// top_cmd_uart
module top_cmd_uart #(
    parameter integer CLOCK_FREQ = 100_000_000,
    parameter integer BAUD_RATE  = 115200
)(
    input  logic       clk,
    input  logic       reset,
    input  logic       RxD,
    output logic       TxD,
    output logic [7:0] led
);
    logic [7:0] rx_byte;
    logic       rx_valid;
    Rx #(
        .clk_freq  (CLOCK_FREQ),
        .baud_rate (BAUD_RATE)
    ) u_rx (
        .clk_fpga   (clk),
        .reset      (reset),
        .RxD        (RxD),
        .RxData     (rx_byte),
        .data_valid (rx_valid)
    );
    logic [7:0] tx_data;
    logic       tx_start;
    logic       tx_free;
    Tx #(
        .CLOCK_FREQ (CLOCK_FREQ),
        .BAUD_RATE  (BAUD_RATE)
    ) u_tx (
        .clk    (clk),
        .reset  (reset),
        .ready  (tx_start),
        .tx_data(tx_data),
        .TxD    (TxD),
        .tdre   (tx_free)
    );
    logic       cmd_ready;
    logic       seq_sel;      
    logic [7:0] n_value;
    logic       cmd_ack;
    command_parser u_parser (
  ...
For scale: about 12 I/O pins.
export LEC_CHECK = 0
export CAP_MARGIN = 20
export CORE_MARGIN = 2
export CORE_UTILIZATION = 50
export CTS_CLUSTER_DIAMETER = 271
export CTS_CLUSTER_SIZE = 13
export GPL_ROUTABILITY_DRIVEN = 0
export GPL_TIMING_DRIVEN = 0
export SLEW_MARGIN = 20
export TNS_END_PERCENT = 80
create_clock -name core_clock -period 10.0 [get_ports {clk}]
run.sh (not shown) runs the stock make flow with config.mk's settings and CLKGATE_MAP_FILE=.
==> next run, changes <==
- CORE_UTILIZATION: 50 -> 72
- CTS_CLUSTER_DIAMETER: 271 -> not set
- CTS_CLUSTER_SIZE: 13 -> not set
- GPL_ROUTABILITY_DRIVEN: 0 -> not set
- GPL_TIMING_DRIVEN: 0 -> not set
- TNS_END_PERCENT: 80 -> not set
- clock period: 10.0 -> 2.56 ns (I/O delays scaled with it)
Outcome: With this change the flow reached the layout checks and failed them: negative setup slack. Power increases to 4.3 times its value. Routed wire length grows by a few percent. Design area rises by a few percent. Clock-buffer cell count goes down by 10. Die area came out lower by a quarter to a third. Register-to-register slack degrades by 6.6 ns.

Starting RTL as in the previous note.
Settings: LEC_CHECK=0, ABC_AREA=1, CAP_MARGIN=20, CORE_MARGIN=2, CORE_UTILIZATION=72, CTS_CLUSTER_DIAMETER=385, SETUP_SLACK_MARGIN=0.51, SLEW_MARGIN=20; clock period 2.56 ns.
The baseline produced a layout that fails on setup timing.
Change:
- ABC_AREA: 1 -> not set
- CORE_UTILIZATION: 72 -> 27
- CTS_CLUSTER_DIAMETER: 385 -> not set
- SETUP_SLACK_MARGIN: 0.51 -> not set
- clock period: 2.56 -> 12.9 ns (I/O delays scaled with it)
What happened: Now the flow completed without violations. Final cell count goes down by 8.5%. Sequential power went down by 80%. Die size increases by 150%. Worst hold slack loses 14 ps. Routed wire length is lower by 39%. Power shrinks by 80%. Global-route usage goes down by 22 points.
Change:
- CORE_UTILIZATION: 27 -> 71
- SETUP_SLACK_MARGIN: not set -> -0.19
- clock period: 12.9 -> 2.25 ns (I/O delays scaled with it)
What happened:
- The changed run completed, yet does not pass: setup timing
- count of clock-buffer cells in the layout fell by 6
- die area went down by 61%
- final area goes up by 9.5%
- hold slack improved by 6.6 ps

Setup of v13:
Starting RTL as in the previous note.
make LEC_CHECK=0 ABC_AREA=1 CAP_MARGIN=20 CORE_MARGIN=2 CORE_UTILIZATION=72 PLACE_DENSITY_LB_ADDON=0.06 SETUP_SLACK_MARGIN=-0.06 SLEW_MARGIN=20 finish   # period 2.59 ns
v13: complete, dirty (setup timing)
Input changes introduced in v32 (baseline for comparison: v13):
Settings: PLACE_DENSITY_LB_ADDON now 0.0, was 0.06; SETUP_SLACK_MARGIN no longer set, was -0.06; ABC_AREA no longer set, was 1; the clock period (ns, I/O delays scaled along) now 2.25, was 2.59.
## What came out
- v32 failed in global routing with DPL-0033.
- When v32 is measured against v13, its mux contribution to synthesized area turns out 2.2 points higher.
- v13 → v32: synthesized cell count shows a reduction of 27%; unique cell type count in the Yosys netlist shows an increase of 14.
- Comparing post-synthesis share of cell area spent on full adders, half adders and majority gates for v32 and v13, the smaller number came from v13.
- On v32: worst slack after detailed placement is 200 ps lower than what v13 gave.
- Number of cell instances after yosys synthesis was lower in the run labelled v32.
- v32 ended with more area share of xor/xnor cells in the synthesized design than v13.
- The yosys synthesis chip area in v32 was lower than what v13 gave.
- The higher post-CTS setup repair buffer count of v32 and v13 is in v32.
Setup changes, v32 to v5
Settings: setting ABC_AREA to 1 for the first time; setting TNS_END_PERCENT to 5 for the first time; removing PLACE_DENSITY_LB_ADDON (formerly 0.0).
==> results <==
- None of the runs v32 and v5 ends with a clean layout.
- Completing all stages was not enough for v5: its layout failed the final checks because of setup timing.
- v32 → v5: sequential-to-total area share from yosys stat lost 3.3 points; number of cells in the design after placement picked up an extra 397.
- Going from v32 to v5, number of instances in the synthesized netlist grows by 37%.
- Of v32 and v5, the run reporting the higher total die area was v5.
- Compared to v32, v5 has pre-CTS setup slack 130 ps lower.
- Diff v32 and v5: yosys stat cell total higher in v5
> inputs changed (v5 -> v41)
Settings: TNS_END_PERCENT no longer set, was 5; SETUP_SLACK_MARGIN now 0.56, previously not set; CORE_MARGIN now 4, was 2; GPL_TIMING_DRIVEN now 1, previously not set; MAX_ROUTING_LAYER now met5, previously not set; GPL_ROUTABILITY_DRIVEN now 1, previously not set; CAP_MARGIN now 5, was 20; PLACE_DENSITY_LB_ADDON now 0.15, previously not set; CELL_PAD_IN_SITES_DETAIL_PLACEMENT now 0, previously not set; CORE_UTILIZATION now 66, was 72.
Findings:
- Die area | v41 > v5
- Global-route usage, v41 and v5, higher one = v41.
- Clock period minus final worst setup slack: v41 > v5
- The final report for v41 shows a completed flow and a layout that fails verification, specifically setup timing.
- Compared with v5, in v41 sequential share of layout area fell 9.9 points, non-clock buffer count increased by 167 relative to the old numbers.
- Between v5 and v41, the flow reports overall power after layout increasing by more than 10%.
- The wire length on met1 of v41 exceeds that of v5 by about 37%.
- Setup slack in v41 is 120 ps lower than in v5
- In v41, the non-clock buffer area fraction after layout came out 8.7 points above the value in v5.
Changes in v27 relative to v41:
Settings: CORE_UTILIZATION: 66 -> 72; SETUP_SLACK_MARGIN: 0.56 -> -0.21; CORE_MARGIN: 4 -> 2; CTS_CLUSTER_DIAMETER: unset -> 143.
==> results <==
[v27] flow finished | final checks: failed | reasons: setup timing. Going from v41 to v27, the average wire per standard cell was found to have gone down by 41%. For the pin count of the biggest net entering global routing, v27 came in 23 lower than v41 did. | number of nets in the final layout | higher: v41 |. Compared with v41, v27 shows routed wire length that has gone down by more than a quarter. v41 ended up with u_parser.n_value[7] as its capturing element of the worst setup path; v27 ended up with u_parser.n_value[6].
--- input diff v27..v34 ---
Settings: swapping 20 for 40 in SLEW_MARGIN; swapping -0.21 for -0.11 in SETUP_SLACK_MARGIN; putting CTS_CLUSTER_SIZE at 14 where nothing was set.
[summary]
Status v34: flow complete, layout not clean - setup timing
Final-report max-slew violation count came out exactly the same in v27 and v34.
v34 ended with less clock buffer count from CTS than v27.
Post-detailed-route via-to-cell ratio, v34 vs v27: down slightly
The number of sequential cells was comparable across v27 and v34.
Changes observed in v34 relative to v27: power down 9.6%, total track usage down 0.78 points, post-layout worst setup margin down 35 ps, fraction of power consumed by sequential logic up 5.1 points.
The critical path data arrival time on v27 is in line with that on v34.
Compared with v27, in v34 total length of routed wires now smaller; peak clock frequency supported by timing now smaller.

top_cmd_uart again, from the RTL that the note above started with.
==> flow/config.mk <==
export PLATFORM = sky130hd
export DESIGN_NAME = top_cmd_uart
export DESIGN_NICKNAME = top_cmd_uart
export VERILOG_FILES = /design/flow/design.v
export SDC_FILE = /design/flow/constraint.sdc
export NUM_CORES = 4
export LEC_CHECK = 0
export CAP_MARGIN = 20
export CORE_MARGIN = 2
export CORE_UTILIZATION = 40
export SLEW_MARGIN = 20
==> flow/constraint.sdc <==
create_clock -name core_clock -period 4.05 [get_ports {clk}]
set_input_delay 0.8100 -clock core_clock [delete_from_list [all_inputs] [get_ports {clk}]]
set_output_delay 0.8100 -clock core_clock [all_outputs]
set_load 0.01 [all_outputs]
Next try:
- CORE_UTILIZATION: 40 -> 72
- SETUP_SLACK_MARGIN: default -> -0.26
- clock period: 4.05 -> 2.59 ns (I/O delays scaled with it)
With this change the flow finished but failed the layout checks on negative setup slack.
Total power increases by 50%.
Clock power increases by 38%.
Register-to-register slack degrades by 1.2 ns.

run 1:
Starting RTL as in the previous note.
make LEC_CHECK=0 CAP_MARGIN=20 CORE_MARGIN=2 CORE_UTILIZATION=58 CTS_CLUSTER_SIZE=41 MAX_ROUTING_LAYER=met4 PLACE_DENSITY_LB_ADDON=0.1 SETUP_SLACK_MARGIN=1.53 SLEW_MARGIN=20 TNS_END_PERCENT=40 finish   # period 5.39 ns
Run 1 finished all stages; the layout is clean.
What run 2 does differently from run 1 at the input level:
# run 1
export LEC_CHECK = 0
export CAP_MARGIN = 20
export CORE_MARGIN = 2
export CORE_UTILIZATION = 58
export CTS_CLUSTER_SIZE = 41
export MAX_ROUTING_LAYER = met4
export PLACE_DENSITY_LB_ADDON = 0.1
export SETUP_SLACK_MARGIN = 1.53
export SLEW_MARGIN = 20
export TNS_END_PERCENT = 40
create_clock -name core_clock -period 5.39 [get_ports {clk}]
# run 2
export LEC_CHECK = 0
export CAP_MARGIN = 20
export CORE_MARGIN = 2
export CORE_UTILIZATION = 71
export SETUP_SLACK_MARGIN = 0.33
export SLEW_MARGIN = 20
create_clock -name core_clock -period 3.01 [get_ports {clk}]
Results
Both conditions hold for run 2: the flow ran to the end and the final layout passed the timing, DRC and antenna checks. NOTE layout buffer count excluding clock buffers run 1->run 2 increased by more than 100%. In run 2 relative to run 1, design area had gone up by a few percent. Diff run 1 -> run 2 | number of global-route vias before repair | up by a little under 10%. Global-route wire length before repair in run 2 vs run 1: up 5.1%. Comparing run 1 and run 2, switching portion of total power is lower on run 1. Run 2 ended up with a higher share of power burned in combinational logic than run 1 did.
Input changes introduced in run 3 (baseline for comparison: run 2):
# run 2
export LEC_CHECK = 0
export CAP_MARGIN = 20
export CORE_MARGIN = 2
export CORE_UTILIZATION = 71
export SETUP_SLACK_MARGIN = 0.33
export SLEW_MARGIN = 20
create_clock -name core_clock -period 3.01 [get_ports {clk}]
# run 3
export LEC_CHECK = 0
export CAP_MARGIN = 20
export CORE_MARGIN = 2
export CORE_UTILIZATION = 40
export SLEW_MARGIN = 20
create_clock -name core_clock -period 10.0 [get_ports {clk}]
--- outcome ---
- Run 3: done, clean on timing, DRC and antenna
- Compared with run 2, run 3 shows a lower non-clock buffer count in the final layout.
- The sequential share of layout area in run 3 was higher than what run 2 gave.
- In the reports for run 3 and run 2, the larger routing usage on met2 belongs to run 2.
- Taking run 3 as 1.0, run 2 lands at 1.07 on total number of vias.
- The tally of filler cells in the layout in run 3 sits 2134 above the value recorded for run 2.
Modified inputs, run 4 compared to run 3
# run 3
export LEC_CHECK = 0
export CAP_MARGIN = 20
export CORE_MARGIN = 2
export CORE_UTILIZATION = 40
export SLEW_MARGIN = 20
create_clock -name core_clock -period 10.0 [get_ports {clk}]
# run 4
export LEC_CHECK = 0
export CAP_MARGIN = 20
export CORE_MARGIN = 2
export CORE_UTILIZATION = 67
export SLEW_MARGIN = 20
create_clock -name core_clock -period 4.05 [get_ports {clk}]
Findings:
Run 4 was carried through to the last stage, and its layout satisfied the timing, DRC and antenna checks. The critical path depth of run 4 exceeds that of run 3 by 4. Type of the worst setup path = in2reg: run 3; type of the worst setup path = reg2reg: run 4. Sort run 3 and run 4 by utilization asc -> top: run 3. Against run 3 as the reference, run 4 delivers a higher area share of buffers outside the clock network. Relative to run 3, area added between synthesis and finish has decreased by 2.8 points in run 4. The number of instances in the placed design in run 4 sits 183 below the value recorded for run 3. Changes observed in run 4 relative to run 3: total power draw +about 130%, power dissipated by switching net loads picked up an extra about 140%, flop share of the area picked up an extra 1.3 points. Run 4 vs. run 3: power share of the combinational group higher; non-clock buffer count higher. Overall chip area (run 3 / run 4): 1.7.
The inputs of run 5 differ from those of run 4 as listed below.
# run 4
export LEC_CHECK = 0
export CAP_MARGIN = 20
export CORE_MARGIN = 2
export CORE_UTILIZATION = 67
export SLEW_MARGIN = 20
create_clock -name core_clock -period 4.05 [get_ports {clk}]
# run 5
export LEC_CHECK = 0
export ABC_AREA = 1
export CAP_MARGIN = 20
export CORE_MARGIN = 2
export CORE_UTILIZATION = 72
export CTS_CLUSTER_SIZE = 14
export SLEW_MARGIN = 20
create_clock -name core_clock -period 2.25 [get_ports {clk}]
[summary]
Number of rows in the core area: lower on run 5
Routing usage on met3 ends up lower on run 4.
Run 5 had finished all stages when the layout checks came back failing, citing negative setup slack.
Cell area, run 5 and run 4: lower on run 4
diff inputs: run 5 => run 6
# run 5
export LEC_CHECK = 0
export ABC_AREA = 1
export CAP_MARGIN = 20
export CORE_MARGIN = 2
export CORE_UTILIZATION = 72
export CTS_CLUSTER_SIZE = 14
export SLEW_MARGIN = 20
create_clock -name core_clock -period 2.25 [get_ports {clk}]
# run 6
export LEC_CHECK = 0
export ABC_AREA = 1
export CAP_MARGIN = 20
export CORE_MARGIN = 2
export CORE_UTILIZATION = 71
export SETUP_SLACK_MARGIN = -0.19
export SLEW_MARGIN = 20
create_clock -name core_clock -period 2.25 [get_ports {clk}]
[summary]
In run 6 the implementation ran to completion but is not tape-out ready, as the final checks report negative setup slack.
Going from run 5 to run 6, the post-route met1 wirelength was found to have gone up by about 2%.
Run 6 ended up with a lower wire length than run 5 did.
Diff run 5 -> run 6: clock-net power picked up an extra about 4%; maximum number of pins on one net before global-route repair went up 29; via total after detailed routing lost 1.4%; placement-stage cell area flat; met3 layer usage reported by global route -0.22 points.
Power is estimated from default activity; no workload was simulated.
